$ cat design/flow/run.sh
#!/bin/bash
# the make line also repeats each setting of config.mk as NAME=value (left out here)
make -C /OpenROAD-flow-scripts/flow DESIGN_CONFIG=/design/flow/config.mk WORK_HOME=/design/flow/orfs CLKGATE_MAP_FILE= finish
$ cat design/flow/config.mk
export PLATFORM = sky130hd
export DESIGN_NAME = ALU
export DESIGN_NICKNAME = ALU
export VERILOG_FILES = /design/flow/design.v
export SDC_FILE = /design/flow/constraint.sdc
export NUM_CORES = 4
export LEC_CHECK = 0
export CAP_MARGIN = 20
export CORE_MARGIN = 2
export CORE_UTILIZATION = 65
export CTS_CLUSTER_DIAMETER = 339
export SETUP_SLACK_MARGIN = -1.9
export SLEW_MARGIN = 20
$ cat design/flow/constraint.sdc
create_clock -name core_clock -period 30.3 [get_ports {clk}]
set_input_delay 6.0600 -clock core_clock [delete_from_list [all_inputs] [get_ports {clk}]]
set_output_delay 6.0600 -clock core_clock [all_outputs]
set_load 0.01 [all_outputs]
$ cat design/flow/design.v
`timescale 1ns/1ns
module ALU (
    input  logic clk,
    input  logic rst_n,
    input  logic [5:0] alu_op,
    input  logic word,
    input  logic [15:0] a,
    input  logic [15:0] b,
    input  logic cf_in,
    input  logic [4:0] shift_cnt,
    output logic [15:0] result
);
    logic [15:0] a_in, b_in;
    parameter ADD = 6'b000000;
    parameter SUB = 6'b000001;
    parameter CMP = 6'b000010;
    parameter INC = 6'b000011;
    parameter DEC = 6'b000100;
    parameter NEG = 6'b000101;
    parameter AND = 6'b000110;
    parameter OR = 6'b000111;
    parameter XOR = 6'b001000;
    parameter NOT = 6'b001001;
    parameter TEST = 6'b001010;
    parameter SHL = 6'b001011;
    parameter SHR = 6'b001100;
    parameter SAR = 6'b001101;
    parameter ROL = 6'b001110;
    parameter ROR = 6'b001111;
    parameter RCL = 6'b010000;
    parameter RCR = 6'b010001;
    parameter MUL = 6'b010010;
    parameter IMUL = 6'b010011;
    parameter DIV = 6'b010100;
    parameter IDIV = 6'b010101;
    always @(posedge clk or negedge rst_n) begin
        if (!rst_n) begin
            a_in <= 0;
            b_in <= 0;
        end else begin
            case(alu_op)
                ADD: begin
                    result <= a + b;
                end
                SUB: begin
                    result <= a - b;
                end
                CMP: begin
                    result <= a - b;
                end
                INC: begin
                    result <= a + 1;
                end
                DEC: begin
                    result <= a - 1;
                end
                NEG: begin
                    result <= 0 - a;
                end
                AND: begin
                    result <= a & b;
                end
                OR: begin
                    result <= a | b;
                end
                XOR: begin
                    result <= a ^ b;
                end
                NOT: begin
                    result <= ~a;
                end
                TEST: begin
                    result <= a & b;
                end
                SHL: begin
                    result <= a << shift_cnt;
                end
                SHR: begin
                    result <= a >> shift_cnt;
                end
                SAR: begin
                    result <= a >>> shift_cnt;
                end
                ROL: begin
                    result <= {a[15:0], a[15:0]};
                end
                ROR: begin
                    result <= {a[0], a[15:1]};
                end
                RCL: begin
                    result <= {a[15:0], cf_in};
                end
                RCR: begin
                    result <= {cf_in, a[15:0]};
                end
                MUL: begin
                    result <= a * b;    
                end
                IMUL: begin
                    result <= a * b;    
                end
                DIV: begin
                    result <= (b == 16'd0) ? 16'hFFFF : a / b;
                end
                IDIV: begin
                    result <= (b == 16'd0) ? 16'hFFFF : a / b;
                end
            endcase
        end
    end
endmodule
==> results of run 1 <==
-- cell type report --
type	instances	area [µm²]
sequential	16	480
inverter	181	682
clock inverter	1	3.75
antenna	1	2.50
fill	1350	3660
multi-input combinational	1845	14600
timing repair buffer	530	4160
tap	324	405
clock buffer	3	75.1
-- what timing repair did --
action                                  in CTS  in global routing
pin swaps                                    0                 32
buffers inserted                             0                 16
endpoints found under the setup margin       1                  2
gates resized                               12                 98
endpoints found under the hold margin        0                  0
-- through the flow --
step                      worst slack (ps)  std cells
after global routing                 -3350       2900
after floorplan                      -1710       2158
final                                -2900       2901
after global placement               -1890       2882
after CTS                            -1870       2886
after detailed placement             -2760       2882
-- metal layers --
layer	vias up	wire, µm	track usage [%]
met1	9613	24300	57.8
met3	955	12200	13.4
met4	4	9140	39.2
met2	2106	30700	78.8
li1	8700	-	-
met5	-	27	0
==> summary.txt, run 1 <==
Observations from the implementation run.

Worst setup path:
- The run puts the required time at the endpoint of the critical path at just over 30000 ps.
- The run puts the worst path arrival time at around 33000 ps.
- The run puts the total stage count of the critical path at about 120.
- STA classifies the critical path startpoint as an input pin.
- The run gives the slowest cell on the critical path as sky130_fd_sc_hd__or4b_2.
- The run gives the maximum cell stage delay along the critical path as around 630 ps.
- The run gives the maximum fanout count along the critical path as 8.
- Looking at the setup timing report, the critical path kind is input pin to flip-flop.
- The run gives the critical path capture point type as a flip-flop.
- Broken down by cell family, the worst path's largest delay share belongs to AND-OR/OR-AND gates.
- According to the timing report, the critical path is captured at result[0]$_DFFE_PP_.
- The launch point of the critical path was reported as b[8].
- The run puts the number of buffers and inverters on the critical path at 16.

Routing:
- For this run, the detailed router reports a per-instance via density of approximately 7.4.
- The run gives the average wire per cell in the routed design as ~26 µm.
- The run puts the number of antenna-violating nets in the routed design at 0.
- The routed layout has ~21000 vias.
- The run puts the number of design rule violations left after detail routing at 0.
- The run gives the number of DRC violations after detailed-routing iteration 0 as 3776.
- The run gives the overall routed net length as between 70000 and 80000 µm.
- The run puts the number of search-and-repair iterations in the first detailed-routing pass at 10.

Timing:
- The run puts the worst setup margin at -2900 ps.
- The run gives the number of endpoints with negative hold slack in the final report as 0.
- Across all hold checks on the routed design, the worst slack comes to just under 7000 ps.
- Timing would allow up to roughly 30 MHz.
- The run gives the total count of max-transition violations in the final report as 0.
- The run gives the setup TNS after final layout as -4300 ps.
- The slew check shows that the tightest pin keeps a relative margin of roughly 18%.
- The run gives the actual transition at the worst max-transition pin as roughly 1200 ps.
- From the final report, the count of setup violators was given as 2.
- The run gives the share of the clock period used by the worst path after layout as 110%.
- The worst path in the final design needs a cycle of between 30000 and 40000 ps, including I/O delays and setup.

Placement:
- The run gives the routability congestion estimate as between 1 and 1.5.
- Summed over all nets, the half-perimeter wirelength after detailed placement is about 51000 µm.
- Per the detailed placement report, the placed cell area equals between 15000 and 20000 µm².
- During placement, the flow inserted port buffers numbering 61.

Logic synthesis:
- The run gives the per-instance average area after synthesis as about 7.3 µm².
- In the synthesized netlist, the cells that appear most often are 238 x sky130_fd_sc_hd__ha_1, 222 x sky130_fd_sc_hd__nand2_1, 207 x sky130_fd_sc_hd__nor2_1, 173 x sky130_fd_sc_hd__inv_1, 131 x sky130_fd_sc_hd__a21oi_1.
- The run puts the number of unique standard cell types used by synthesis at between 90 and 100.
- The run puts the number of nets at floorplan at about 2500.
- Looking at the cell usage after synthesis, the top flip-flop cell is sky130_fd_sc_hd__edfxtp_1.
- The run puts the post-synthesis cell count at 2158.
- In the post-synthesis netlist, the cell with the most instances is sky130_fd_sc_hd__ha_1.
- The run puts the proportion of netlist area held by the largest area contributor at around a fifth.
- The run puts the portion of netlist area occupied by mux cells at 4.97%.
- By area the synthesized netlist is led by sky130_fd_sc_hd__ha_1 19%, sky130_fd_sc_hd__fa_1 10%, sky130_fd_sc_hd__nand2_1 5.3%.
- The run puts the flop and latch count out of synthesis at 16.
- The run gives the biggest area consumer among synthesized cells as sky130_fd_sc_hd__ha_1.
- The run puts the aoi/oai-family share of the synthesized area at 27.1%.
- Per the synthesis report, the adder-cell share of the synthesized area is ~29%.
- The run gives the biggest combinational cell group after synthesis as adder cells.
- The run puts the share of flip-flops with an asynchronous set or reset at 0%.
- In the synthesis report, Yosys lists the chip area as between 15000 and 20000 µm².
- After Yosys synthesis, XOR and XNOR cells account for 6.74% of the synthesized area.
- The run gives the area of the mapped netlist as approximately 16000 µm².
- The run gives the register area share after synthesis as between 3 and 4%.
- The run puts the number of cells in the yosys synthesis report at 2158.
- The run puts the area fraction in and, or, nand and nor cells at between 20% and 30%.
- The run gives the post-synth tally of flip-flops with integrated enable as 16.
- The synthesis report lists the Yosys warning total as 1.

GRT:
- The run puts the remaining global-route overflow at 0.
- The run puts the first-pass GRT wire length at roughly 100000 µm.
- The run gives the initial antenna violation count as 5.
- Entering global routing, the biggest net connects 43 pins.
- The run gives the via count of the first global-routing pass as between 15000 and 20000.
- The run gives the total routing usage reported by global routing as between 50% and 60%.

Pwr:
- The run puts the largest vdd supply drop at ~0.000075 V.
- The run gives the power dissipated in the clock network as between 0.02 and 0.03 mW.
- Overall power consumption after layout is estimated at 0.856 mW.
- The run gives the sequential group share of total power as under 10%.
- The run puts the leakage dissipation at a little under 10 nW.
- The run puts the logic gate share of total power at 93.6%.
- The run puts the net load switching power at ~0.48 mW.
- The run gives the heaviest power group as combinational cells.
- The run puts the power density over the cells at roughly 42 nW/µm².
- The run puts the clock network fraction of total power at roughly 3.0%.
- The power report lists cell-internal power as 0.380 mW.
- For the sequential group, total power comes out at approximately 0.029 mW.
- The run gives the switching portion of total power as approximately 56%.
- The power report lists the combinational group at around 0.8 mW.

CTS:
- The clock passes through at most 2 buffers.
- The run puts the number of sinks on the clock net at 16.
- The run puts the number of buffers created by CTS at 3.
- The run puts the count of H-tree levels built during CTS at 1.
- TritonCTS built the clock tree.
- Per the post-CTS timing run, clock transition at the registers of the reported paths is around 50 ps.
- The run puts the number of hold buffers added after CTS at 0.
- The cell sitting at the root of the clock tree is a sky130_fd_sc_hd__clkbuf_16.

Layout:
- The run puts the final cell area excluding filler cells at roughly 20000 µm².
- The run puts the synthesis-to-layout area growth at 29.0%.
- The run gives the utilization of the core after routing as a little over four fifths.
- After the last flow step, the layout net total stands at approximately 2900.

Min path:
- The startpoint identified for the worst hold timing path is rst_n.
- In this run the worst hold path is classified as input pin to flip-flop.
- The run gives the hold-critical path depth as 2.
- The run gives the worst hold path endpoint as result[5]$_DFFE_PP_.

Floorplan:
- The run gives the area inside the core boundary as between 20000 and 25000 µm².
- The run puts the row count at between 50 and 60.
- The floorplan step set the die height to 160 µm.
- The run puts the die boundary width at about 160 µm.
- The run gives the boundary pin count as approximately 63.
- The run puts the share of the core filled by cells before placement at between 60% and 70%.
- The run gives the overall chip area as about 26000 µm².

Run status:
- The flow ran to the end, but the layout failed its checks.
- In this run the layout check failures are setup timing.

Flow run:
- The run reported a max-capacitance violation count of 0.
- The run gives the warning total across the stage logs as around 50.
==> run 2, diff against run 1 <==
Settings changed: ABC_AREA set to 1, CORE_UTILIZATION 65 to 67, CTS_CLUSTER_DIAMETER 339 to 284, CTS_CLUSTER_SIZE set to 96, PLACE_DENSITY set to 0.42, SETUP_SLACK_MARGIN -1.9 to not set.
Clock period 30.3 ns to 46.3 ns, I/O delays scaled along.
==> run 2 against run 1 <==
The run now finishes clean; worst hold slack improved by 3200 ps; clock-buffer cell count unchanged; sequential cell count unchanged; synthesized cell count up 18%; utilization is 13 points lower; final area is 17% lower; cell count fell by 1.1%.
==> summary.txt, run 2 <==
Observations from the implementation run.

Run status:
- The run finished with no timing, DRC or antenna violations.

Logic synthesis:
- The average instance in the mapped netlist occupies 6.30 µm².
- The run gives the share of flip-flops with an asynchronous set or reset as 0%.
- The run gives the flop and latch count out of synthesis as 16.
- Of the total synthesized cell area, the portion taken by XOR and XNOR cells is between 5 and 6%.
- The main area contributors are sky130_fd_sc_hd__ha_1 19%, sky130_fd_sc_hd__nand2_1 15%, sky130_fd_sc_hd__inv_1 10%.
- The run puts the register area share after synthesis at 3.00%.
- Of the total synthesized cell area, the portion taken by AND-OR and OR-AND cells is approximately 17%.
- Synthesis produced a netlist with a net count of between 2000 and 3000.
- The run gives the top flip-flop cell by instance count after synthesis as sky130_fd_sc_hd__edfxtp_1.
- The run gives the biggest combinational cell group after synthesis as simple AND/OR/NAND/NOR gates.
- The run puts the post-synthesis cell count at approximately 2500.
- The run gives the area of the mapped netlist as about 16000 µm².
- The run puts the number of unique standard cell types used by synthesis at approximately 70.
- The synthesis report lists the Yosys warning total as 1.
- Of the total synthesized cell area, the portion taken by full adders, half adders and majority gates is between 20% and 30%.
- The run puts the number of cells in the yosys synthesis report at 2548.
- The biggest area contributor in the post-synthesis netlist is sky130_fd_sc_hd__ha_1.
- The commonest cells after synthesis are 658 x sky130_fd_sc_hd__nand2_1, 439 x sky130_fd_sc_hd__inv_1, 238 x sky130_fd_sc_hd__ha_1, 137 x sky130_fd_sc_hd__o21ai_0, 125 x sky130_fd_sc_hd__a21oi_1.
- sky130_fd_sc_hd__nand2_1 is the most common cell in the netlist.
- The run puts the area fraction in and, or, nand and nor cells at 31.6%.
- The run puts the portion of netlist area occupied by mux cells at less than 1%.
- Per the synthesis report, the single largest cell type by area occupies around 19% of cell area.
- The synthesized design contains 16 enable-type register cells.
- After synthesis, the chip area reported by Yosys is approximately 16000 µm².

Timing:
- The run gives the final-report setup violation count as 0.
- Setup repair after global routing left no endpoint under its margin.
- The most critical hold endpoint after final layout shows a slack of ~10000 ps.
- The run gives the actual transition at the worst max-transition pin as ~960 ps.
- The run gives the setup TNS after final layout as 0 ps.
- The run gives the number of endpoints with negative hold slack in the final report as 0.
- The run gives the post-layout minimum cycle time as roughly 38000 ps.
- The run puts the fmax at approximately 27 MHz.
- The run puts the total count of max-transition violations in the final report at 0.
- The worst-case max-slew headroom was logged as roughly 36%.
- Of the available clock period, the critical path in the final layout requires 81.1%.

CTS:
- The run puts the count of instances resized after the clock tree is built at 0.
- The run gives the buffers inserted during post-CTS setup optimization as 0.
- Per the CTS log, the maximum H-tree level is 1.
- The run gives the maximum buffer depth of the clock tree as 2.
- TritonCTS reports the number of clock sinks as 16.
- The run gives the number of buffers created by CTS as 3.
- The run puts the number of hold buffers added after CTS at 0.
- For reference, the clock transition at the flip-flops on the worst setup and hold paths is 50 ps.
- TritonCTS built the clock tree.
- Clock tree synthesis selected as its root buffer the cell sky130_fd_sc_hd__clkbuf_16.

Pwr:
- For the combinational group, total power comes out at between 0.3 and 0.4 mW.
- The power report lists the sequential group at approximately 0.020 mW.
- The run puts the net load switching power at roughly 0.22 mW.
- The run gives the clock network fraction of total power as 4.3%.
- The run gives the power dissipated in the clock network as between 0.015 and 0.02 mW.
- The run gives the leakage dissipation as approximately 9.3 nW.
- The run gives the logic gate share of total power as between 90% and 100%.
- The run gives the total power as 0.397 mW.
- Total power normalized to cell area comes to 23.5 nW/µm².
- The run gives the switching portion of total power as between 50 and 60%.
- The run gives the internal power summed over all cells as 0.176 mW.
- The run gives the sequential group share of total power as 5.0%.
- The run gives the heaviest power group as combinational cells.
- The run puts the largest vdd supply drop at 0.0000310 V.

Routing:
- Summed over all nets, wire length on met2 after detailed routing comes to around 24000 µm.
- The run puts the met3 wire length at 4910 µm.
- The run puts the routed via count at about 17000.
- The run gives the number of diodes added for antenna fixing as 0.
- TritonRoute reported its final design rule violation total as 0.
- The run gives the number of antenna-violating nets in the routed design as 0.
- After detailed routing, the total wire length is ~53000 µm.
- Once iteration 0 of detailed routing completed, the report listed between 1500 and 2000 DRC markers.
- The detailed router used layers up to and including met4.
- The run gives the number of search-and-repair iterations in the first detailed-routing pass as 5.
- The run gives the detailed-routing wirelength on met1 as approximately 20000 µm.
- Dividing the detail-routed via count by the number of cells gives between 6 and 7.
- The run gives the average wire per cell in the routed design as 18.4 µm.

Worst setup path:
- The run gives the dominant cell type by count on the critical path as sky130_fd_sc_hd__nand2_1.
- On the critical path, the stage with the largest delay is an instance of sky130_fd_sc_hd__inv_1.
- Per STA, the startpoint of the critical path is a[1].
- The run gives the end of the critical path as result[0]$_DFFE_PP_.
- The run gives the total stage count of the critical path as about 180.
- The run gives the maximum cell stage delay along the critical path as approximately 640 ps.
- The run gives the required time at the endpoint of the critical path as around 46000 ps.
- The worst setup path is captured at a flip-flop.
- On the critical path the largest part of the delay comes from simple AND/OR/NAND/NOR gates.
- The run gives the category of the critical setup timing path as input pin to flip-flop.
- The critical path contains buffers and inverters numbering 20 combined.
- Along the worst path, the maximum fanout reaches 22.
- The worst setup path is launched from an input pin.
- The run gives the worst path arrival time as between 30000 and 40000 ps.

Layout:
- The run puts the number of nets in the layout at about 3000.
- The run gives the synthesis-to-layout area growth as 5.54%.
- The layout stage reports a final design area of between 15000 and 20000 µm².
- Counting the fill cells in the layout gives around 2000.
- Excluding fillers, the count of instances in the completed layout stands at 2868.

Floorplan:
- The vertical die dimension reported for this design is 159 µm.
- The run puts the overall chip area at 25200 µm².
- The run puts the boundary pin count at roughly 63.
- The run puts the share of the core filled by cells before placement at between 60% and 70%.
- The run gives the row count as around 56.
- The run puts the die boundary width at 159 µm.
- In this run the standard cell core region covers ~23000 µm².

Min path:
- The run gives the startpoint of the tightest hold check path as cf_in.
- The min-delay analysis places its worst path in the category input pin to flip-flop.
- The worst hold path terminates at result[0]$_DFFE_PP_.
- The run gives the hold-critical path depth as 5.

GRT:
- The initial antenna violation count came to 0.
- The first global-routing pass estimated approximately 85000 µm of wire.
- The via count of the first global-routing pass was 16700.
- The run puts the largest net degree at the start of global routing at 34.
- The run gives the remaining global-route overflow as 0.
- The run gives the total routing usage reported by global routing as 41.2%.

Placement:
- The run puts the cell area after placement at between 15000 and 20000 µm².
- The run gives the number of cells in the design after placement as 2865.
- At the end of routability-driven placement, the weighted congestion stood at 1.03.
- The run gives the post-DP HPWL as just over 40000 µm.
- The run puts the port buffer count at about 61.

Flow run:
- The logs give a warning total of roughly 50.
- The number of maximum-capacitance violations recorded for the run is 0.
## run 2: cell type report
type | instances | area, µm² | area share [%]
Sequential cell | 16 | 480 | 2.84
Inverter | 454 | 1710 | 10.1
Multi-Input combinational cell | 1981 | 13400 | 79.2
Timing Repair Buffer | 95 | 866 | 5.11
Tap cell | 319 | 399 | 2.36
Clock buffer | 3 | 75.1 | 0.443
## run 2: per-layer routing
layer  GRT usage [%]  vias up
met5               0        -
met4            21.0        0
met3            6.24      221
met2            70.3      871
met1            50.5     7948
li1                -     8285
## run 2: stage by stage
stage               worst slack [ps]  util, %
floorplan                      14990        -
global placement                9720     71.8
detailed placement              9060     71.8
CTS                             9260     72.1
global route                    5930     72.1
finish                          8770     72.1
==> run 3, diff against run 2 <==
Settings changed: ABC_AREA 1 to not set, CORE_UTILIZATION 67 to 58, CTS_CLUSTER_DIAMETER 284 to not set, CTS_CLUSTER_SIZE 96 to not set, PLACE_DENSITY 0.42 to not set, TNS_END_PERCENT set to 5.
Clock period 46.3 ns to 78.7 ns, I/O delays scaled along.
==> run 3 against run 2 <==
Still clean on timing, DRC and antenna; sequential share of layout area hardly changed; clock-buffer cell count stayed put; first-iteration DRC count is 3.1% lower; die size is 14% higher; non-clock buffer count is 16 higher; worst hold slack better by 6500 ps; utilization is 9.3 points lower; via count is 1.2% lower; sequential cell count stayed put; area after synthesis is 1.2% lower.
==> summary.txt, run 3 <==
Observations from the implementation run.

GRT:
- The run gives the global-route track usage on met1 as about half.
- The run puts the fraction of met3 tracks used by global routing at under 10%.
- The run gives the layer with the highest usage as met2.
- The run gives the initial antenna violation count as 1.
- The run puts the total routing usage reported by global routing at between 30% and 40%.
- The run gives the largest net degree at the start of global routing as roughly 43.
- The run gives the first-pass GRT wire length as ~90000 µm.
- On met2, the global router reports a usage of about 64%.
- The run gives the remaining global-route overflow as 0.
- The run puts the via count of the first global-routing pass at 16300.

Worst setup path:
- OpenSTA lists the critical path endpoint as result[0]$_DFFE_PP_.
- The worst setup path is captured at a flip-flop.
- The slowest stage of the critical path is the sky130_fd_sc_hd__clkdlybuf4s50_1 cell.
- According to the timing report, the data required time at the worst endpoint equals approximately 80000 ps.
- The run puts the worst path arrival time at around 48000 ps.
- Among the stages of the critical path, the cell type that occurs most often is sky130_fd_sc_hd__ha_1.
- The run puts the maximum cell stage delay along the critical path at a little over 900 ps.
- The run gives the number of buffers and inverters on the critical path as 5.
- The run gives the cell family with the largest share of critical-path delay as AND-OR/OR-AND gates.
- The worst setup path is launched from an input pin.
- All stages included, the depth of the critical timing path comes to about 110.
- Tracing the worst setup path back leads to its startpoint at b[7].
- The critical path maximum fanout is 22.
- The worst setup path is of the input pin to flip-flop kind.

Logic synthesis:
- The run gives the most common cell in the netlist as sky130_fd_sc_hd__ha_1.
- The warning tally printed by Yosys for this design is 1.
- In the post-synthesis netlist, the biggest area contributors are sky130_fd_sc_hd__ha_1 19%, sky130_fd_sc_hd__fa_1 10%, sky130_fd_sc_hd__nand2_1 5.3%.
- Per the Yosys statistics, synthesis produced roughly 2200 cells.
- A synthesized cell averages between 7 and 8 µm².
- Grouping non-sequential cells by family puts the most area in adder cells.
- The run gives the number of unique standard cell types used by synthesis as roughly 95.
- The number of nets in the synthesized netlist is 2524.
- The run puts the area fraction in and, or, nand and nor cells at ~22%.
- In this run, synthesis inferred 16 flip-flops with an integrated enable.
- The run puts the register area share after synthesis at 3.03%.
- Measured against the total synthesized area, the mux share comes to under 10%.
- The run gives the xor and xnor fraction of the mapped netlist area as ~6.7%.
- For reference, full adder, half adder and majority cells occupy 29.0% of the area reported after synthesis.
- In this run, the synthesized area fraction spent on AND-OR/OR-AND gates is recorded as between 20% and 30%.
- After synthesis the cells add up to ~16000 µm².
- The run gives the flop and latch count out of synthesis as 16.
- The run gives the post-synthesis cell count as 2158.
- The run puts the summed standard-cell area reported by yosys at between 15000 and 20000 µm².
- In the synthesized netlist, the cells that appear most often are 238 x sky130_fd_sc_hd__ha_1, 222 x sky130_fd_sc_hd__nand2_1, 207 x sky130_fd_sc_hd__nor2_1, 173 x sky130_fd_sc_hd__inv_1, 131 x sky130_fd_sc_hd__a21oi_1.
- The run puts the share of flip-flops with an asynchronous set or reset at 0%.
- The run gives the biggest area consumer among synthesized cells as sky130_fd_sc_hd__ha_1.
- In the synthesized netlist the dominant register cell turns out to be sky130_fd_sc_hd__edfxtp_1.
- The run gives the proportion of netlist area held by the largest area contributor as about a fifth.

Layout:
- The run puts the utilization of the core after routing at approximately 63%.
- The run puts the number of nets in the layout at 2524.
- Counting the fill cells in the layout gives roughly 2500.
- The run gives the synthesis-to-layout area growth as 6.58%.
- The run puts the final cell area excluding filler cells at roughly 17000 µm².
- The final report lists a non-filler cell total of roughly 2500.

Pwr:
- The run puts the switching portion of total power at between 50% and 60%.
- VDD sags by at most slightly above 0.00005 V.
- For the combinational group, total power comes out at 0.254 mW.
- The run puts the total power at approximately 0.28 mW.
- Looking at the power breakdown, combinational cells take ~93% of the total.
- The flow reports that sequential cells draw under 10% of the design power.
- The script computed a power per unit cell area of around 16 nW/µm².
- The largest part of the power goes to combinational cells.
- The run puts the internal power summed over all cells at between 0.1 and 0.15 mW.
- The run puts the clock network fraction of total power at 3.5%.
- The power report puts the net switching power at between 0.15 and 0.2 mW.
- Summed over all sequential cells, the power is between 0.01 and 0.015 mW.
- The run puts the leakage dissipation at between 7 and 8 nW.
- The run gives the power dissipated in the clock network as about 0.0095 mW.

Floorplan:
- Per the OpenROAD floorplan log, the area of the die is between 20000 and 30000 µm².
- Pin placement for this block handled 63 I/O pins.
- The run puts the vertical die dimension at between 150 and 200 µm.
- At the floorplan stage, the core utilization is reported as about three fifths.
- For reference, the placement row count at floorplan is 60.
- The run gives the area inside the core boundary as roughly 27000 µm².
- The run puts the die boundary width at 169 µm.

Placement:
- The run puts the port buffer count at slightly above 60.
- The run gives the cell area after placement as roughly 17000 µm².
- The run gives the routability congestion estimate as just under 1.
- OpenSTA, run right after detailed placement, puts the worst setup slack at between 30000 and 40000 ps.
- The wire-length estimate of the detail-placed layout is between 40000 and 50000 µm.
- The run gives the number of cells in the design after placement as 2494.

Routing:
- The run puts the average wire per cell in the routed design at about 23 µm.
- The run gives the routed via count as ~17000.
- The run gives the routed via count divided by cell count as roughly 7.
- The run puts the number of DRC violations after detailed-routing iteration 0 at between 1500 and 2000.
- The run gives the number of design rule violations left after detail routing as 0.
- The run puts the overall routed net length at between 50000 and 60000 µm.
- Per the post-route antenna check, the number of violating nets is 0.
- The run puts the number of search-and-repair iterations in the first detailed-routing pass at 6.

Run status:
- The run finished with no timing, DRC or antenna violations.

CTS:
- CTS added clock buffers totalling 3.
- The run gives the count of instances resized after the clock tree is built as 0.
- Once the clock tree was built, the setup fixing pass inserted 0 buffers.
- The report puts the hold buffer count at CTS at 0.
- Looking at the clock tree report, the maximum root-to-sink buffer count equals 2.
- The tree is rooted in a sky130_fd_sc_hd__clkbuf_16.
- Per the CTS log, the maximum H-tree level is 1.
- The run gives the number of sinks on the clock net as 16.
- TritonCTS built the clock tree.
- The run puts the clock transition at the register clock pins on the worst setup and hold paths after CTS at about 50 ps.

Flow run:
- The run gives the reported max-cap violation count as 0.
- The run puts the warning total across the stage logs at ~50.

Timing:
- Setup repair after global routing left no endpoint under its margin.
- Dividing the final minimum period by the clock period gives 60.8%.
- For reference, the final report shows the max-slew violation count at 0.
- The run gives the final-report setup violation count as 0.
- The run puts the number of endpoints with negative hold slack in the final report at 0.
- The run gives the setup TNS after final layout as 0 ps.
- The run puts the worst setup margin at 30850 ps.
- Counting I/O delays and the setup requirement, the final critical path takes 47850 ps.
- The run gives the actual transition at the worst max-transition pin as roughly 1100 ps.
- The run gives the fmax as roughly 21 MHz.
- The run puts the relative slew slack at between 20 and 25%.
- The run gives the worst hold margin as about 17000 ps.

Min path:
- For hold timing, the worst endpoint is result[5]$_DFFE_PP_.
- The run puts the hold-critical path depth at 2.
- The run gives the class of the worst hold path as input pin to flip-flop.
- The run gives the startpoint of the tightest hold check path as rst_n.
-- run 3: final cells by class --
| type | count | area, µm² | area share (%) |
|---|---|---|---|
| inverters | 181 | 679 | 4.02 |
| multi-input cells | 1845 | 14200 | 84.3 |
| clock buffers | 3 | 75.1 | 0.445 |
| clock inverters | 1 | 3.75 | 0.0222 |
| diodes | 1 | 2.50 | 0.0148 |
| repair buffers | 111 | 982 | 5.82 |
| well taps | 341 | 427 | 2.53 |
| flip-flops and latches | 16 | 480 | 2.84 |
-- run 3: per-layer routing --
layer | vias to the layer above | wire, µm
met3 | 264 | 5470
met2 | 930 | 24900
li1 | 7861 | -
met1 | 8063 | 22900
met5 | - | 0
met4 | 0 | 4410
==> run 4, diff against run 3 <==
Settings changed: ABC_AREA set to 1, CORE_UTILIZATION 58 to 63, CTS_CLUSTER_DIAMETER set to 267, CTS_CLUSTER_SIZE set to 98, PLACE_DENSITY set to 0.42, TNS_END_PERCENT 5 to not set.
Clock period 78.7 ns to 46.3 ns, I/O delays scaled along.
==> run 4 against run 3 <==
Critical path depth increased by 59; largest power group unchanged; wire length decreased by 6.9%; area after synthesis up 1.2%; worst hold slack got worse by 6500 ps; clock-buffer cell count unchanged; power rose by 45%; via count up 0.56%; non-clock buffer count shrank 12; sequential cell count unchanged; sequential share of layout area is essentially flat.
==> summary.txt, run 4 <==
Observations from the implementation run.

Routing:
- The run puts the number of DRC violations after detailed-routing iteration 0 at 1649.
- The run puts the number of search-and-repair iterations in the first detailed-routing pass at 6.
- The run gives the average wire per cell in the routed design as roughly 19 µm.
- In the routed design, unresolved DRC markers number 0.
- The run gives the number of antenna-violating nets in the routed design as 0.
- The routed layout has ~17000 vias.
- The run gives the routed via count divided by cell count as a little under 6.
- The run gives the overall routed net length as approximately 54000 µm.
- The run gives the number of diodes added for antenna fixing as 0.

Worst setup path:
- The run gives the category of the critical setup timing path as input pin to flip-flop.
- The run gives the cell family with the largest share of critical-path delay as simple AND/OR/NAND/NOR gates.
- Per STA, the startpoint of the critical path is b[0].
- For the worst setup path, the data required time is between 40000 and 50000 ps.
- The run gives the maximum cell stage delay along the critical path as 570 ps.
- Following the worst setup path forward leads to its endpoint at result[0]$_DFFE_PP_.
- The run gives the worst path arrival time as between 30000 and 40000 ps.
- The worst setup path is captured at a flip-flop.
- The run gives the maximum fanout count along the critical path as 21.
- The run puts the number of buffers and inverters on the critical path at 20.
- The run gives the kind of launch point of the worst setup path as an input pin.
- The run gives the dominant cell type by count on the critical path as sky130_fd_sc_hd__nand2_1.
- The run gives the slowest cell on the critical path as sky130_fd_sc_hd__inv_1.
- All stages included, the depth of the critical timing path comes to ~170.

Floorplan:
- The run gives the overall chip area as between 20000 and 30000 µm².
- The run puts the row count at 58.
- The run gives the area inside the core boundary as 25100 µm².
- The run puts the die boundary width at around 160 µm.
- Measured along the y axis, the die boundary spans 164 µm.
- Before placement the cells fill ~64% of the core.
- During I/O placement, the number of pins put on the boundary was around 63.

Timing:
- The run gives the number of endpoints with negative hold slack in the final report as 0.
- The run puts the final-report setup violation count at 0.
- The run puts the setup TNS after final layout at 0 ps.
- Setup repair after global routing left no endpoint under its margin.
- The final timing report derives a shortest allowable period of between 30000 and 40000 ps.
- The run gives the fmax as between 20 and 30 MHz.
- Checking max transition, the worst relative margin is between 30% and 40%.
- The run puts the total count of max-transition violations in the final report at 0.
- The run gives the actual transition at the worst max-transition pin as about 970 ps.
- The run puts the worst setup margin at 8550 ps.
- The run puts the share of the clock period used by the worst path after layout at about 82%.
- The run gives the worst hold margin as 10050 ps.

Logic synthesis:
- The run puts the area fraction in and, or, nand and nor cells at between 30% and 40%.
- The run gives the post-synth tally of flip-flops with integrated enable as 16.
- The run puts the aoi/oai-family share of the synthesized area at 17.2%.
- In the synthesized netlist, the number of instances is 2548.
- Looking at the cell usage after synthesis, the top flip-flop cell is sky130_fd_sc_hd__edfxtp_1.
- The run puts the number of cells in the yosys synthesis report at around 2500.
- Ranked by total cell area, the synthesized netlist is headed by sky130_fd_sc_hd__ha_1 19%, sky130_fd_sc_hd__nand2_1 15%, sky130_fd_sc_hd__inv_1 10%.
- The most frequently used library cell after synthesis is sky130_fd_sc_hd__nand2_1.
- The run puts the summed standard-cell area reported by yosys at approximately 16000 µm².
- The run puts the proportion of netlist area held by the largest area contributor at around 19%.
- The synthesis run identifies the leading combinational cell family as simple AND/OR/NAND/NOR gates.
- The run gives the per-instance average area after synthesis as 6.30 µm².
- Counting flops with an async set or reset pin after synthesis yields a share of 0%.
- Sequential elements use between 2 and 3% of the synthesized area.
- At floorplan, the net count of the design was reported as 2914.
- Counting distinct cell types in the post-synthesis netlist gives approximately 70.
- The run gives the xor and xnor fraction of the mapped netlist area as 5.73%.
- The run gives the area of the mapped netlist as between 15000 and 20000 µm².
- The synthesized design contains 16 register bits.
- The run puts the synthesis warning total at 1.
- The run gives the portion of netlist area occupied by mux cells as 0.312%.
- The run gives the biggest area consumer among synthesized cells as sky130_fd_sc_hd__ha_1.
- The run puts the area fraction in full adders, half adders and majority gates at between 20% and 30%.
- Yosys reports that the most numerous cell types are 658 x sky130_fd_sc_hd__nand2_1, 439 x sky130_fd_sc_hd__inv_1, 238 x sky130_fd_sc_hd__ha_1, 137 x sky130_fd_sc_hd__o21ai_0, 125 x sky130_fd_sc_hd__a21oi_1.

GRT:
- The run puts the first-pass GRT wire length at 85100 µm.
- The run gives the initial antenna violation count as 0.
- For this run, the total global-route usage over all layers was measured as between 40% and 50%.
- The run gives the via count of the first global-routing pass as ~17000.
- Per the GRT congestion report, total overflow comes to 0.
- Entering global routing, the biggest net connects 34 pins.

CTS:
- The run puts the number of hold buffers added after CTS at 0.
- CTS built an H-tree with a depth of 1.
- Per the repair_timing log after CTS, setup buffers inserted total 0.
- The run puts the clock transition at the register clock pins on the worst setup and hold paths after CTS at approximately 50 ps.
- In this run the deepest clock path goes through 2 buffers.
- TritonCTS built the clock tree.
- The run puts the number of buffers created by CTS at 3.
- The clock drives 16 sinks.
- Clock tree synthesis selected as its root buffer the cell sky130_fd_sc_hd__clkbuf_16.
- The number of gates resized after CTS was 0.

Pwr:
- The run gives the power dissipated in the clock network as 0.0178 mW.
- The run gives the logic gate share of total power as between 90% and 100%.
- The run gives the sequential group share of total power as roughly 5%.
- IR analysis of the VDD net gives a maximum drop of 0.0000346 V.
- Summed over all cells, the static leakage comes to slightly above 9 nW.
- The internal portion of the total power is between 0.15 and 0.2 mW.
- The flow reports power dissipated in combinational cells as between 0.3 and 0.4 mW.
- The run gives the clock network fraction of total power as ~4.5%.
- The run puts the reported sequential group power at about 0.02 mW.
- The run gives the switching portion of total power as between 50% and 60%.
- The run puts the net load switching power at between 0.2 and 0.25 mW.
- Of all power groups, the one with the highest power is combinational cells.
- The run puts the power density over the cells at 23.6 nW/µm².

Min path:
- The run gives the hold-critical path depth as 5.
- The run gives the worst hold path endpoint as result[0]$_DFFE_PP_.
- In this run the most critical hold path is launched from cf_in.
- Checking hold timing, the worst path is listed with class input pin to flip-flop.

Layout:
- The run gives the post-route non-filler standard cell count as 2884.
- Compared with the post-synthesis result, the final layout area differs by 5.87%.
- The net count of the finished layout is 2921.

Placement:
- Note, the detailed placer reported a final HPWL of approximately 41000 µm.
- The run gives the post-place setup slack as ~8800 ps.
- The run gives the routability congestion estimate as approximately 0.96.
- In this run the tool buffered the top-level ports with 61 buffer cells.
- The run puts the number of cells in the design after placement at roughly 2900.

Flow run:
- The run gives the warning total across the stage logs as approximately 50.
- The tool flagged a number of max-cap violations equal to 0.

Run status:
- The flow ran to the end and the layout has no timing, DRC or antenna violations.
-- run 4: area by class of cell --
| cell class | instances | area [µm²] |
|---|---|---|
| clock buffer | 3 | 75.1 |
| sequential | 16 | 480 |
| multi-input combinational | 1981 | 13400 |
| timing repair buffer | 99 | 896 |
| tap | 330 | 413 |
| fill | 2319 | 8130 |
| clock inverter | 1 | 3.75 |
| inverter | 454 | 1710 |
-- run 4: metal layers --
layer,part of all wire (%),vias up,wire length [µm],GRT usage [%]
met5,0,-,0,0
met4,5.1,0,2740,18.6
met3,9.3,195,4990,5.74
met2,47,815,25000,69.4
met1,39,7914,21000,49.2
li1,-,8290,-,-
-- run 4: per-stage QoR --
| step | utilization, % | area, µm² | power (mW) |
|---|---|---|---|
| finish | 67.6 | 17000 | 0.400 |
| global route | 67.6 | 17000 | 0.450 |
| CTS | 67.6 | 17000 | 0.395 |
| detailed placement | 67.3 | 16900 | 0.375 |
| global placement | 67.3 | 16900 | 0.362 |
| floorplan | - | 16000 | 0.292 |
==> run 5, diff against run 4 <==
Settings changed: CORE_ASPECT_RATIO set to 0.9, CORE_UTILIZATION 63 to 72, CTS_CLUSTER_DIAMETER 267 to 219, CTS_CLUSTER_SIZE 98 to 83, GPL_TIMING_DRIVEN set to 1, MAX_ROUTING_LAYER set to met5, PLACE_DENSITY 0.42 to 0.35, SETUP_SLACK_MARGIN set to 2.92.
Clock period 46.3 ns to 29.6 ns, I/O delays scaled along.
==> run 5 against run 4 <==
The flow now stops in 5_1_grt; synthesized cell count did not move; area after synthesis did not move; die size fell by 12%.
==> summary.txt, run 5 <==
Figures from the flow reports.

Placement:
- The run puts the cell area after placement at 17600 µm².
- The run puts the post-DP HPWL at approximately 43000 µm.
- STA on the placed design reports a worst setup slack of -668 ps.
- The run gives the routability congestion estimate as between 1 and 1.5.
- The run puts the port buffer count at 61.

Logic synthesis:
- The run gives the proportion of netlist area held by the largest area contributor as roughly 19%.
- sky130_fd_sc_hd__ha_1 takes more of the synthesized area than any other cell.
- The synthesis report lists the Yosys warning total as 1.
- The run puts the number of nets at floorplan at 2914.
- The post-synth count of flops with an enable pin is 16.
- The commonest cells after synthesis are 658 x sky130_fd_sc_hd__nand2_1, 439 x sky130_fd_sc_hd__inv_1, 238 x sky130_fd_sc_hd__ha_1, 137 x sky130_fd_sc_hd__o21ai_0, 125 x sky130_fd_sc_hd__a21oi_1.
- Of the total synthesized cell area, the portion taken by XOR and XNOR cells is 5.73%.
- In this run the mean area of a mapped cell was 6.30 µm².
- Among all flip-flop cells after synthesis, the most frequent one is sky130_fd_sc_hd__edfxtp_1.
- The run gives the share of flip-flops with an asynchronous set or reset as 0%.
- The run puts the aoi/oai-family share of the synthesized area at between 10% and 20%.
- The netlist uses roughly 70 different library cells.
- In the synthesized netlist, mux cells make up 0.312% of the area.
- Yosys attributes the largest share of cell area to sky130_fd_sc_hd__ha_1 19%, sky130_fd_sc_hd__nand2_1 15%, sky130_fd_sc_hd__inv_1 10%.
- The area recorded from the Yosys report for this design is 16000 µm².
- The run puts the post-synthesis cell count at around 2500.
- The run puts the register area share after synthesis at between 2 and 3%.
- The run puts the area fraction in full adders, half adders and majority gates at between 20 and 30%.
- After synthesis the netlist holds a flip-flop and latch count of 16.
- Of the total synthesized cell area, the portion taken by AND, OR, NAND and NOR gates is 31.6%.
- Sorting the synthesis cell report by count puts at the top sky130_fd_sc_hd__nand2_1.
- The number of cells reported by Yosys stat comes to about 2500.
- The run puts the area of the mapped netlist at 16000 µm².
- The run gives the biggest combinational cell group after synthesis as simple AND/OR/NAND/NOR gates.

Floorplan:
- According to the floorplan report, the total die area is 23500 µm².
- From left edge to right edge, the die measures 161 µm.
- The run puts the row count at between 50 and 60.
- Per the OpenROAD floorplan log, the area of the core is around 22000 µm².
- The run gives the vertical die dimension as approximately 150 µm.
- The run gives the boundary pin count as about 63.
- The floorplan step records an initial core utilization of around 74%.

CTS:
- The run puts the number of buffers created by CTS at 3.
- Per the CTS log, the root buffer master is sky130_fd_sc_hd__clkbuf_16.
- The run gives the maximum buffer depth of the clock tree as 2.
- The number of hold buffers added after CTS was 0.
- Looking at the clock tree report, the H-tree level count equals 1.
- For this design, the sink count on the clock tree is 16.

Run status:
- The flow did not finish.
- The run gives the stage where the run ended as 5_1_grt.
- The tool reported: "[ERROR GRT-0232] Routing congestion too high. Check the congestion heatmap in the GUI".

GRT:
- The run gives the remaining global-route overflow as roughly 570.
- The run gives the total routing usage reported by global routing as between 90% and 100%.
[run 5: timing repair]
action | in CTS
setup endpoints to repair | 2
cloned | 3
gates resized | 151
buffers inserted | 66
pin swaps | 89
[run 5: stage by stage]
stage	hold WS (ps)	instances
floorplan	6210	2548
global placement	6730	2873
detailed placement	6730	2873
CTS	6580	2946
[run 5: metal layers]
metal / global-route usage [%] / GRT overflow
met2: 103 / 337
met5: 57.9 / 7
met3: 83.6 / 36
met1: 89.2 / 25
met4: 93.5 / 163
==> run 6, diff against run 5 <==
Settings changed: ABC_AREA 1 to not set, CAP_MARGIN 20 to 0, CORE_ASPECT_RATIO 0.9 to not set, CTS_CLUSTER_DIAMETER 219 to 98, CTS_CLUSTER_SIZE 83 to not set, GPL_TIMING_DRIVEN 1 to not set, MAX_ROUTING_LAYER met5 to not set, PLACE_DENSITY 0.35 to not set, SETUP_SLACK_MARGIN 2.92 to not set.
Clock period 29.6 ns to 30.5 ns, I/O delays scaled along.
==> run 6 against run 5 <==
The flow again stops in 5_1_grt; synthesized cell count is 15% lower; area after synthesis is 1.2% lower; die size is 1.2% lower.
==> summary.txt, run 6 <==
Figures from the flow reports.

CTS:
- The run gives the number of buffers created by CTS as 3.
- The run puts the count of H-tree levels built during CTS at 1.
- The run gives the maximum buffer depth of the clock tree as 2.
- The run gives the number of hold buffers added after CTS as 0.
- The run puts the number of sinks on the clock net at 16.
- CTS placed an instance of sky130_fd_sc_hd__clkbuf_16 at the clock tree root.

Floorplan:
- The run puts the area inside the core boundary at ~22000 µm².
- For this design the top-level I/O count stands at around 63.
- The vertical die dimension reported for this design is 152 µm.
- The run gives the die boundary width as 152 µm.
- In this run the full chip footprint comes out at approximately 23000 µm².
- The run gives the row count as approximately 54.
- The run puts the share of the core filled by cells before placement at approximately three quarters.

Placement:
- The run gives the cell area after placement as 19900 µm².
- The run puts the routability congestion estimate at between 1 and 1.5.
- Input and output buffers added on the ports amount to 61.
- After legalization and detailed placement, the total HPWL measured between 50000 and 60000 µm.
- The run gives the number of cells in the design after placement as ~2800.

Logic synthesis:
- For this design, Yosys synthesis ends with a cell count of between 2000 and 2500.
- The largest total area in the synthesized netlist belongs to sky130_fd_sc_hd__ha_1.
- The run puts the number of nets at floorplan at 2524.
- In this run, distinct cell masters in the synthesized netlist total about 95.
- The run gives the xor and xnor fraction of the mapped netlist area as slightly below 7%.
- The run puts the proportion of netlist area held by the largest area contributor at 18.8%.
- Each instance of the synthesized netlist takes up on average roughly 7.3 µm².
- The run puts the area fraction in full adders, half adders and majority gates at 29.0%.
- The run puts the synthesis warning total at 1.
- The run puts the register area share after synthesis at 3.03%.
- Yosys mapped a number of flops with a built-in enable equal to 16.
- The synthesized netlist occupies a cell area of between 15000 and 20000 µm².
- In the synthesized netlist, the dominant kind of combinational cell is adder cells.
- The run gives the flop and latch count out of synthesis as 16.
- Yosys attributes the largest share of cell area to sky130_fd_sc_hd__ha_1 19%, sky130_fd_sc_hd__fa_1 10%, sky130_fd_sc_hd__nand2_1 5.3%.
- The commonest cells after synthesis are 238 x sky130_fd_sc_hd__ha_1, 222 x sky130_fd_sc_hd__nand2_1, 207 x sky130_fd_sc_hd__nor2_1, 173 x sky130_fd_sc_hd__inv_1, 131 x sky130_fd_sc_hd__a21oi_1.
- The run puts the share of flip-flops with an asynchronous set or reset at 0%.
- The most frequently used library cell after synthesis is sky130_fd_sc_hd__ha_1.
- The synthesis report names the predominant flop master as sky130_fd_sc_hd__edfxtp_1.
- The stat command in Yosys gives a chip area of approximately 16000 µm².
- The run gives the area fraction in and, or, nand and nor cells as 21.6%.
- Per the synthesis report, the AND-OR/OR-AND share of the synthesized area is 27.1%.
- The run puts the portion of netlist area occupied by mux cells at ~5.0%.
- The run gives the post-synthesis cell count as 2158.

Run status:
- The first error in the log reads "[ERROR GRT-0116] Global routing finished with congestion. Check the congestion regions in the DRC Viewer".
- The run stopped with a tool error.
- The run ended at 5_1_grt.

GRT:
- The run gives the total routing usage reported by global routing as between 70% and 80%.
- The total overflow left after global routing is about 40.
## run 6: through the flow
stage	setup slack [ps]	utilization (%)	TNS, ps	hold WS, ps
4_1_cts	11.0	94.7	0	6820
3_5_place_dp	-2270	91.6	-3130	6910
2_1_floorplan	33.8	-	0	6450
3_3_place_gp	-1170	91.6	-1170	6910
## run 6: layer usage
metal / track usage [%] / overflow
met4: 79.3 / 16
met3: 66.7 / 1
met2: 95.1 / 23
met1: 76.2 / 0
met5: 32.9 / 0
## run 6: timing repair
item / 4_1_cts
setup buffers: 28
setup endpoints to repair: 2
pin swaps: 44
gates resized: 105
==> run 7, diff against run 6 <==
Settings changed: CAP_MARGIN 0 to 20, CORE_UTILIZATION 72 to 69, CTS_CLUSTER_DIAMETER 98 to 217, CTS_CLUSTER_SIZE set to 100.
Clock period 30.5 ns to 100.0 ns, I/O delays scaled along.
==> run 7 against run 6 <==
The run now finishes clean; synthesized cell count stayed put; die size rose by 4.2%; area after synthesis is the same.
==> summary.txt, run 7 <==
Observations from the implementation run.

Worst setup path:
- In the setup report, the worst path falls into the class input pin to flip-flop.
- On the critical path, the stage with the largest delay is an instance of sky130_fd_sc_hd__nor4_2.
- Among the stages of the critical path, the cell type that occurs most often is sky130_fd_sc_hd__ha_1.
- The launch point of the critical path was reported as b[14].
- The run gives the worst path arrival time as ~52000 ps.
- The run gives the kind of launch point of the worst setup path as an input pin.
- For reference, the critical path is captured by result[0]$_DFFE_PP_.
- The run gives the cell family with the largest share of critical-path delay as AND-OR/OR-AND gates.
- The run puts the required time at the endpoint of the critical path at between 90000 and 100000 ps.
- Along the critical path, the tally of buffer and inverter instances is 8.
- Looking at the critical path, the highest net fanout was 21.
- The run puts the maximum cell stage delay along the critical path at 860 ps.
- The run gives the total stage count of the critical path as around 110.
- STA classifies the critical path endpoint as a flip-flop.

Logic synthesis:
- The run puts the aoi/oai-family share of the synthesized area at 27.1%.
- Summing the sequential cell areas from Yosys gives 3.03% of the chip area.
- The run puts the portion of netlist area occupied by mux cells at 4.97%.
- Summing the areas of all xor and xnor instances in the mapped netlist gives about 6.7% of the synthesized area.
- After synthesis, the design contains roughly 2200 cells according to Yosys.
- The run puts the area fraction in full adders, half adders and majority gates at around 29%.
- For this run, asynchronously set or reset flops after synthesis account for 0%.
- The run gives the top flip-flop cell by instance count after synthesis as sky130_fd_sc_hd__edfxtp_1.
- The run puts the area fraction in and, or, nand and nor cells at a little over a fifth.
- Among all cell types in the netlist, the one instantiated most often is sky130_fd_sc_hd__ha_1.
- After synthesis, the netlist uses around 95 different library cells.
- Synthesis produced a netlist with a net count of 2524.
- Counting instances in the post-synthesis netlist gives the leading cell types as 238 x sky130_fd_sc_hd__ha_1, 222 x sky130_fd_sc_hd__nand2_1, 207 x sky130_fd_sc_hd__nor2_1, 173 x sky130_fd_sc_hd__inv_1, 131 x sky130_fd_sc_hd__a21oi_1.
- The largest total area in the synthesized netlist belongs to sky130_fd_sc_hd__ha_1.
- The area recorded from the Yosys report for this design is 15800 µm².
- Synthesis inferred 16 register bits.
- Of the combinational cells, the family taking the most area is adder cells.
- Ranked by total cell area, the synthesized netlist is headed by sky130_fd_sc_hd__ha_1 19%, sky130_fd_sc_hd__fa_1 10%, sky130_fd_sc_hd__nand2_1 5.3%.
- The share of synthesized area in the top cell type comes to between 10% and 20%.
- The run gives the area of the mapped netlist as approximately 16000 µm².
- The run puts the synthesis warning total at 1.
- The run puts the post-synth tally of flip-flops with integrated enable at 16.
- The run puts the per-instance average area after synthesis at between 7 and 8 µm².
- The run puts the post-synthesis cell count at between 2000 and 2500.

Timing:
- The run puts the number of endpoints with negative hold slack in the final report at 0.
- Setup repair after global routing left no endpoint under its margin.
- The run gives the share of the clock period used by the worst path after layout as a little over half.
- The run gives the final-report setup violation count as 0.
- Setup total negative slack on the finished layout was measured at 0 ps.
- The run puts the relative slew slack at ~28%.
- The run gives the total count of max-transition violations in the final report as 0.
- The transition time recorded at the tightest slew-check pin is ~1100 ps.
- The run gives the fmax as 19.0 MHz.
- Counting I/O delays and the setup requirement, the final critical path takes 52570 ps.

Pwr:
- The run puts the logic gate share of total power at between 90% and 100%.
- Of all power groups, the one with the highest power is combinational cells.
- The run gives the sequential group share of total power as 4.2%.
- The flow reports that the clock network draws 3.7% of the design power.
- The run gives the net load switching power as between 0.1 and 0.15 mW.
- The run puts the switching portion of total power at 54.3%.
- The script extracted a total leakage power of 7.47 nW.
- The run gives the power dissipated in the clock network as 0.00776 mW.
- The flow reports power dissipated in sequential cells as 0.00870 mW.
- In this run the power density over the cells is around 12 nW/µm².
- The run gives the reported combinational group power as between 0.15 and 0.2 mW.
- The run puts the largest vdd supply drop at 0.0000250 V.
- Cell internal power was estimated by the tool at roughly 0.096 mW.

Min path:
- The run gives the startpoint of the tightest hold check path as rst_n.
- The report gives the cell count of the worst hold path as 2.
- The tightest min-delay check is of the input pin to flip-flop type.
- Looking at the hold checks, the worst path lands on result[14]$_DFFE_PP_.

Floorplan:
- The run gives the area inside the core boundary as about 23000 µm².
- The floorplan has 55 rows.
- The run gives the share of the core filled by cells before placement as 70.2%.
- The die is ~160 µm tall.
- The run puts the boundary pin count at around 63.
- The run gives the die boundary width as about 160 µm.
- The run gives the overall chip area as roughly 24000 µm².

Layout:
- The flow measured a signed area growth from synthesis to layout of 6.04%.
- The run gives the layout filler cell count as approximately 1900.
- The run gives the number of nets in the layout as 2521.
- The run gives the utilization of the core after routing as 74.4%.

GRT:
- The run puts the initial antenna violation count at 1.
- The run gives the largest net degree at the start of global routing as between 40 and 50.
- The run gives the via count of the first global-routing pass as approximately 17000.
- The run puts the first-pass GRT wire length at 87500 µm.
- In the global route stage, overall resource usage came out at between 40% and 50%.
- Summed over all layers, the global routing overflow is 0.

Routing:
- The run puts the overall routed net length at ~56000 µm.
- The run gives the number of search-and-repair iterations in the first detailed-routing pass as 7.
- The run gives the routed via count as about 17000.
- The run gives the number of antenna-violating nets in the routed design as 0.
- The run gives the routed via count divided by cell count as 7.11.
- After the first detailed-routing iteration, the DRC count stood at slightly above 2000.
- The run puts the number of design rule violations left after detail routing at 0.
- The run puts the average wire per cell in the routed design at between 20 and 25 µm.

CTS:
- TritonCTS created 3 clock buffers.
- The run gives the CTS root buffer as sky130_fd_sc_hd__clkbuf_16.
- The run puts the count of H-tree levels built during CTS at 1.
- The run gives the number of hold buffers added after CTS as 0.
- The clock passes through at most 2 buffers.
- The run gives the count of instances resized after the clock tree is built as 0.
- The run puts the clock transition at the register clock pins on the worst setup and hold paths after CTS at ~50 ps.
- The run gives the clock tree from TritonCTS as done.
- The run puts the buffers inserted during post-CTS setup optimization at 0.
- The run gives the number of sinks on the clock net as 16.

Run status:
- The run finished with no timing, DRC or antenna violations.

Flow run:
- Per the run summary, max-cap violations total 0.
- The stage logs contain a warning count of around 50.

Placement:
- Routability-driven placement finished with a final weighted congestion of between 1 and 1.5.
- The run puts the post-DP HPWL at around 42000 µm.
- The run gives the port buffer count as ~61.
-- run 7: stage by stage --
stage / hold slack [ps] / total power [mW] / cells / area, µm² / setup WS, ps
2_1_floorplan: 20350 / 0.151 / 2158 / 15800 / 53800
3_3_place_gp: 20810 / 0.191 / 2435 / 16700 / 49010
3_5_place_dp: 20810 / 0.197 / 2435 / 16700 / 48480
4_1_cts: 20750 / 0.206 / 2439 / 16800 / 48630
5_1_grt: 20790 / 0.231 / 2440 / 16800 / 45950
6_report: 20750 / 0.209 / 2440 / 16800 / 47430
-- run 7: area by class of cell --
type / instances / area, µm² / share of cell area (%)
Antenna cell: 1 / 2.50 / 0.0149
Multi-Input combinational cell: 1845 / 14200 / 84.8
Sequential cell: 16 / 480 / 2.86
Clock inverter: 1 / 3.75 / 0.0223
Clock buffer: 3 / 75.1 / 0.447
Tap cell: 285 / 357 / 2.12
Inverter: 181 / 679 / 4.04
Timing Repair Buffer: 108 / 963 / 5.73
-- run 7: layer usage --
| metal | track usage, % | vias to the layer above | part of all wire, % | wire length [µm] |
|---|---|---|---|---|
| met5 | 0 | - | 0 | 0 |
| li1 | - | 7847 | - | - |
| met3 | 10.4 | 324 | 13 | 7220 |
| met2 | 70.5 | 1173 | 42 | 23400 |
| met4 | 30.4 | 0 | 8.3 | 4650 |
| met1 | 56.8 | 8004 | 37 | 20800 |
==> run 8, diff against run 7 <==
Settings changed: ABC_AREA set to 1, CORE_ASPECT_RATIO set to 1.33, CORE_UTILIZATION 69 to 68, CTS_CLUSTER_DIAMETER 217 to 267, CTS_CLUSTER_SIZE 100 to 98, PLACE_DENSITY set to 0.42.
Clock period 100.0 ns to 47.5 ns, I/O delays scaled along.
==> run 8 against run 7 <==
Still clean on timing, DRC and antenna; power grew 87%; setup slack lost 39000 ps; area after synthesis rose by 1.2%; sequential power increased by 120%; critical endpoint unchanged; largest power group unchanged.
==> summary.txt, run 8 <==
Observations from the implementation run.

Worst setup path:
- On the critical path the data arrives at approximately 39000 ps.
- The worst setup path is captured at a flip-flop.
- The run puts the required time at the endpoint of the critical path at 47470 ps.
- According to the timing report, the critical path is launched from b[5].
- All stages included, the depth of the critical timing path comes to around 180.
- OpenSTA lists the critical path endpoint as result[0]$_DFFE_PP_.
- STA classifies the critical path startpoint as an input pin.
- The setup path with the least slack is of type input pin to flip-flop.
- On the critical path the largest part of the delay comes from simple AND/OR/NAND/NOR gates.
- The critical path's slowest stage uses the library cell sky130_fd_sc_hd__clkdlybuf4s50_1.
- The run puts the number of buffers and inverters on the critical path at 19.
- The largest single stage delay on the critical path is just under 900 ps.
- The run gives the dominant cell type by count on the critical path as sky130_fd_sc_hd__nand2_1.
- The run gives the maximum fanout count along the critical path as 18.

Pwr:
- The biggest slice of the total power is consumed by combinational cells.
- Power attributed to sequential cells is roughly 0.019 mW.
- For the combinational group, total power comes out at 0.355 mW.
- The run gives the sequential group share of total power as between 4 and 5%.
- The worst VDD IR drop from the latest analysis is roughly 0.000031 V.
- Of the total power, combinational logic draws 90.7%.
- The run puts the internal power summed over all cells at about 0.17 mW.
- The clock network is responsible for approximately 4.4% of the overall power.
- The report lists the power per cell area as 23.2 nW/µm².
- The run puts the power dissipated in the clock network at between 0.015 and 0.02 mW.
- The run gives the switching portion of total power as a little under three fifths.
- The run puts the leakage dissipation at approximately 9.3 nW.
- The script extracted a net switching power of between 0.2 and 0.25 mW.

Min path:
- The endpoint of the worst hold path is reported as result[0]$_DFFE_PP_.
- The run puts the hold-critical path depth at 5.
- STA reports the tightest min-delay check as being of type input pin to flip-flop.
- In this run the most critical hold path is launched from cf_in.

Routing:
- The run gives the number of design rule violations left after detail routing as 0.
- The run puts the number of antenna-violating nets in the routed design at 0.
- The run puts the number of diodes added for antenna fixing at 0.
- The run gives the number of DRC violations after detailed-routing iteration 0 as around 1300.
- The run puts the overall routed net length at roughly 54000 µm.
- Dividing the detail-routed wire length by the instance count gives around 19 µm.
- The run puts the routed via count at ~18000.
- The run puts the number of search-and-repair iterations in the first detailed-routing pass at 6.
- The run gives the routed via count divided by cell count as 6.23.

Flow run:
- In this run the tools logged warnings totalling approximately 50.
- Per the run summary, max-cap violations total 0.

Timing:
- Setup repair after global routing left no endpoint under its margin.
- Of the available clock period, the critical path in the final layout requires 81.3%.
- Per the final timing report, the hold violations number 0.
- The run gives the relative slew slack as between 30 and 40%.
- Pins over their slew limit in the final report were tallied at 0.
- The run gives the worst hold margin as 10260 ps.
- Looking at the max-slew report, the worst-margin pin has a slew of 1000 ps.
- The run puts the fmax at approximately 26 MHz.
- The run gives the post-layout minimum cycle time as slightly below 40000 ps.
- The end-of-flow timing check tallies setup violations at 0.
- The run gives the setup TNS after final layout as 0 ps.

Logic synthesis:
- The run puts the number of nets at floorplan at a little under 3000.
- The run puts the share of flip-flops with an asynchronous set or reset at 0%.
- The main area contributors are sky130_fd_sc_hd__ha_1 19%, sky130_fd_sc_hd__nand2_1 15%, sky130_fd_sc_hd__inv_1 10%.
- The most frequently used library cell after synthesis is sky130_fd_sc_hd__nand2_1.
- In the Yosys stats the netlist draws on approximately 70 distinct library cells.
- The share of the Yosys chip area taken by registers is 3.00%.
- The synthesized netlist devotes about 5.7% of its cell area to XOR and XNOR gates.
- The run puts the per-instance average area after synthesis at between 6 and 7 µm².
- The run gives the flop and latch count out of synthesis as 16.
- The run gives the area fraction in full adders, half adders and majority gates as about 29%.
- The run puts the portion of netlist area occupied by mux cells at less than 1%.
- The run gives the area fraction in and, or, nand and nor cells as between 30% and 40%.
- The run gives the area of the mapped netlist as about 16000 µm².
- The run gives the synthesis warning total as 1.
- In the synthesized netlist, the cells that appear most often are 658 x sky130_fd_sc_hd__nand2_1, 439 x sky130_fd_sc_hd__inv_1, 238 x sky130_fd_sc_hd__ha_1, 137 x sky130_fd_sc_hd__o21ai_0, 125 x sky130_fd_sc_hd__a21oi_1.
- Per the synth stats, the flop cell with the highest instance count is sky130_fd_sc_hd__edfxtp_1.
- Per the post-synthesis report, the number of cells in the design is 2548.
- The run gives the biggest area consumer among synthesized cells as sky130_fd_sc_hd__ha_1.
- The synthesis run identifies the leading combinational cell family as simple AND/OR/NAND/NOR gates.
- Yosys mapped a number of flops with a built-in enable equal to 16.
- The run gives the summed standard-cell area reported by yosys as 16000 µm².
- Yosys stat counts around 2500 cells in the synthesized netlist.
- The run gives the proportion of netlist area held by the largest area contributor as roughly 19%.
- The run puts the aoi/oai-family share of the synthesized area at 17.2%.

CTS:
- Looking at the clock tree report, the maximum root-to-sink buffer count equals 2.
- The run puts the number of sinks on the clock net at 16.
- The run gives the buffers inserted during post-CTS setup optimization as 0.
- The run gives the number of hold buffers added after CTS as 0.
- In this run the number of H-tree levels came out at 1.
- For reference, the clock transition at the flip-flops on the worst setup and hold paths is ~50 ps.
- Once the clock tree was built, the resizer swapped 0 gates to a different size.
- The run gives the CTS root buffer as sky130_fd_sc_hd__clkbuf_16.
- The run gives the number of buffers created by CTS as 3.
- TritonCTS built the clock tree.

Placement:
- The run puts the post-DP HPWL at ~42000 µm.
- The congestion estimate from routability-driven global placement came to ~1.0.
- The count of buffers added on input and output ports is around 60.

Floorplan:
- The overall die size recorded for this design is 24800 µm².
- The run gives the die boundary width as 137 µm.
- The run puts the row count at between 60 and 70.
- According to the floorplan report, the die height is ~180 µm.
- The total area inside the core boundary comes to ~23000 µm².
- According to the I/O placement log, the pin count is between 60 and 70.
- The run puts the share of the core filled by cells before placement at 69.6%.

GRT:
- The run gives the largest net degree at the start of global routing as 34.
- The first global-routing pass estimated around 86000 µm of wire.
- Global routing used 43.4% of the available tracks across all layers.
- The run gives the via count of the first global-routing pass as 17500.
- The run gives the remaining global-route overflow as 0.
- The initial antenna violation count came to 0.

Layout:
- In the final design database the tool counted about 2900 nets.
- The run gives the synthesis-to-layout area growth as 5.30%.
- The run puts the layout filler cell count at just under 2000.

Run status:
- The flow ran to the end and the layout has no timing, DRC or antenna violations.
## run 8: per-layer routing
layer,vias to the layer above,global-route usage [%],part of all wire [%]
li1,8272,-,-
met5,-,0,0
met4,0,31.0,8.2
met1,8126,47.8,34
met3,337,7.49,10
met2,1000,73.9,47
## run 8: cell type report
class,instances,area (µm²),share of cell area [%]
multi-input combinational,1981,13400,79.3
inverter,454,1710,10.1
timing repair buffer,93,851,5.04
sequential,16,480,2.84
tap,297,372,2.20
clock buffer,3,75.1,0.444
clock inverter,1,3.75,0.0222
## run 8: per-stage QoR
| stage | worst slack (ps) | cell area, µm² | utilization, % | instances | total power, mW |
|---|---|---|---|---|---|
| after detailed placement | 9350 | 16800 | 72.9 | 2841 | 0.367 |
| after floorplan | 15950 | 16000 | - | 2548 | 0.285 |
| after global placement | 10110 | 16800 | 72.9 | 2841 | 0.353 |
| after global routing | 6250 | 16900 | 73.2 | 2845 | 0.437 |
| final | 8860 | 16900 | 73.2 | 2845 | 0.392 |
| after CTS | 9520 | 16900 | 73.2 | 2845 | 0.386 |
==> run 9, diff against run 8 <==
Settings changed: ABC_AREA 1 to not set, CAP_MARGIN 20 to 35, CELL_PAD_IN_SITES_DETAIL_PLACEMENT set to 0, CORE_ASPECT_RATIO 1.33 to not set, CORE_UTILIZATION 68 to 21, CTS_CLUSTER_DIAMETER 267 to not set, CTS_CLUSTER_SIZE 98 to not set, GPL_TIMING_DRIVEN set to 0, MIN_ROUTING_LAYER set to met2, PLACE_DENSITY 0.42 to not set, PLACE_DENSITY_LB_ADDON set to 0.11, TNS_END_PERCENT set to 50.
Clock period 47.5 ns to 37.8 ns, I/O delays scaled along.
==> run 9 against run 8 <==
Still clean; largest cell class unchanged; synthesized cell count fell by 15%; critical endpoint unchanged; die size grew to 3.1 times the previous value; clock-buffer cell count did not move; first-iteration DRC count rose to 3.5 times the previous value.
==> summary.txt, run 9 <==
Observations from the implementation run.

Routing:
- The detailed router finished its first iteration with around 4600 violations.
- The detailed router reported a total wirelength of 86700 µm.
- The detail route stage leaves a number of antenna-violating nets equal to 0.
- The run gives the number of design rule violations left after detail routing as 0.
- The run puts the average wire per cell in the routed design at around 27 µm.
- The run puts the number of search-and-repair iterations in the first detailed-routing pass at 10.

Min path:
- The launch point of the worst min-delay path is recorded as rst_n.
- The worst hold path belongs to the class input pin to flip-flop.
- The run gives the hold-critical path depth as 2.

Layout:
- The run gives the number of nets in the layout as 2630.
- The run puts the synthesis-to-layout area growth at 17.2%.
- The run gives the layout filler cell count as 8316.

Placement:
- The detailed placer reported the number of placed instances as 3205.
- The run gives the post-place setup slack as -4620 ps.
- The run gives the routability congestion estimate as between 0.9 and 1.
- The placed instances occupy a cell area of approximately 18000 µm².

Worst setup path:
- The critical path ends at result[0]$_DFFE_PP_.
- Per STA, the startpoint of the critical path is b[10].
- The critical path in this run is classified as input pin to flip-flop.
- The run gives the slowest cell on the critical path as sky130_fd_sc_hd__clkdlybuf4s50_1.
- The critical path runs through a total of 116 cells.
- The run gives the required time at the endpoint of the critical path as 37730 ps.
- The script reports the combined buffer and inverter count of the critical path as 13.
- In this design, the largest share of critical-path delay is due to AND-OR/OR-AND gates.

Pwr:
- The run gives the total power as slightly above 0.7 mW.
- Registers are responsible for under 10% of the overall power.
- The run gives the switching portion of total power as a little over three fifths.
- The run puts the leakage dissipation at a little under 8 nW.
- The run puts the clock network fraction of total power at a little under 3%.
- Combinational cells account for between 90% and 100% of the total power.
- Summed over the clock group, the power is just over 0.02 mW.
- The run gives the reported sequential group power as ~0.023 mW.

GRT:
- The run gives the largest net degree at the start of global routing as 25.
- The first global-routing pass estimated 124000 µm of wire.
- After global routing, the most crowded layer is met3.
- The run gives the via count of the first global-routing pass as roughly 27000.
- Global routing consumed, on the met1 layer, 0% of the routing resources.

Logic synthesis:
- For reference, the top cells by area after synthesis are sky130_fd_sc_hd__ha_1 19%, sky130_fd_sc_hd__fa_1 10%, sky130_fd_sc_hd__nand2_1 5.3%.
- The run gives the post-synthesis cell count as between 2000 and 2500.
- Synthesis inferred 16 register bits.
- The run puts the portion of netlist area occupied by mux cells at under 10%.
- The run puts the register area share after synthesis at 3.03%.
- The run puts the area fraction in and, or, nand and nor cells at a little over a fifth.
- The run puts the number of cells in the yosys synthesis report at around 2200.
- Per the synth stats, the flop cell with the highest instance count is sky130_fd_sc_hd__edfxtp_1.
- The top cell type by area accounts for 18.8% of the synthesized area.
- The synthesized netlist devotes a little under 30% of its cell area to adder and majority cells.
- The run puts the xor and xnor fraction of the mapped netlist area at under 10%.
- Synthesis instantiated around 95 different standard cells from the library.
- Of all flip-flops after synthesis, the portion carrying an async set or reset was 0%.
- In this run the mean area of a mapped cell was 7.34 µm².

Timing:
- The run puts the post-layout minimum cycle time at 36590 ps.
- The run puts the final-report setup violation count at 0.
- The run gives the actual transition at the worst max-transition pin as 1130 ps.
- The run puts the worst hold margin at between 8000 and 9000 ps.
- The run puts the number of endpoints with negative hold slack in the final report at 0.
- Headroom to the max-slew limit came out at about a quarter.
- The run gives the share of the clock period used by the worst path after layout as between 90% and 100%.
- The run gives the total count of max-transition violations in the final report as 0.

CTS:
- The run gives the clock transition at the register clock pins on the worst setup and hold paths after CTS as 50 ps.
- The run gives the maximum buffer depth of the clock tree as 2.
- The clock tree has to reach 16 sinks.
- The run gives the clock tree from TritonCTS as done.

Floorplan:
- The run puts the die boundary width at about 280 µm.
- The run gives the share of the core filled by cells before placement as between 20% and 30%.
- The run puts the area inside the core boundary at 74600 µm².
- The run puts the boundary pin count at about 63.
- The run puts the vertical die dimension at around 280 µm.

Flow run:
- The run gives the reported max-cap violation count as 0.
- The run puts the warning total across the stage logs at ~48.

Run status:
- The flow ran to the end and the layout has no timing, DRC or antenna violations.
## run 9: cell type report
| cell class | count | area, µm² | share of cell area, % |
|---|---|---|---|
| sequential | 16 | 480 | 2.59 |
| antenna | 4 | 10.0 | 0.0539 |
| tap | 969 | 1210 | 6.53 |
| clock inverter | 1 | 3.75 | 0.0202 |
| timing repair buffer | 101 | 996 | 5.36 |
| multi-input combinational | 1845 | 14500 | 78.3 |
| clock buffer | 3 | 75.1 | 0.404 |
| buffer | 116 | 547 | 2.94 |
| inverter | 181 | 697 | 3.75 |
## run 9: timing repair
item	in CTS	in global routing
buffers inserted	4	8
pin swaps	3	15
setup endpoints to repair	2	2
resized	36	68
## run 9: layer usage
metal | routed length [µm] | vias up
met4 | 6830 | 45
li1 | - | 8005
met3 | 37600 | 743
met5 | 1240 | -
met2 | 41100 | 7303
met1 | 0 | 8183
## run 9: stage by stage
stage | utilization, % | setup TNS [ps]
2_1_floorplan | - | 0
3_3_place_gp | 23.7 | -13500
3_5_place_dp | 24.0 | -7020
4_1_cts | 24.3 | 0
5_1_grt | 24.9 | -19.2
6_report | 24.9 | 0
No activity file was given, so power comes from the tool's default toggle rates.
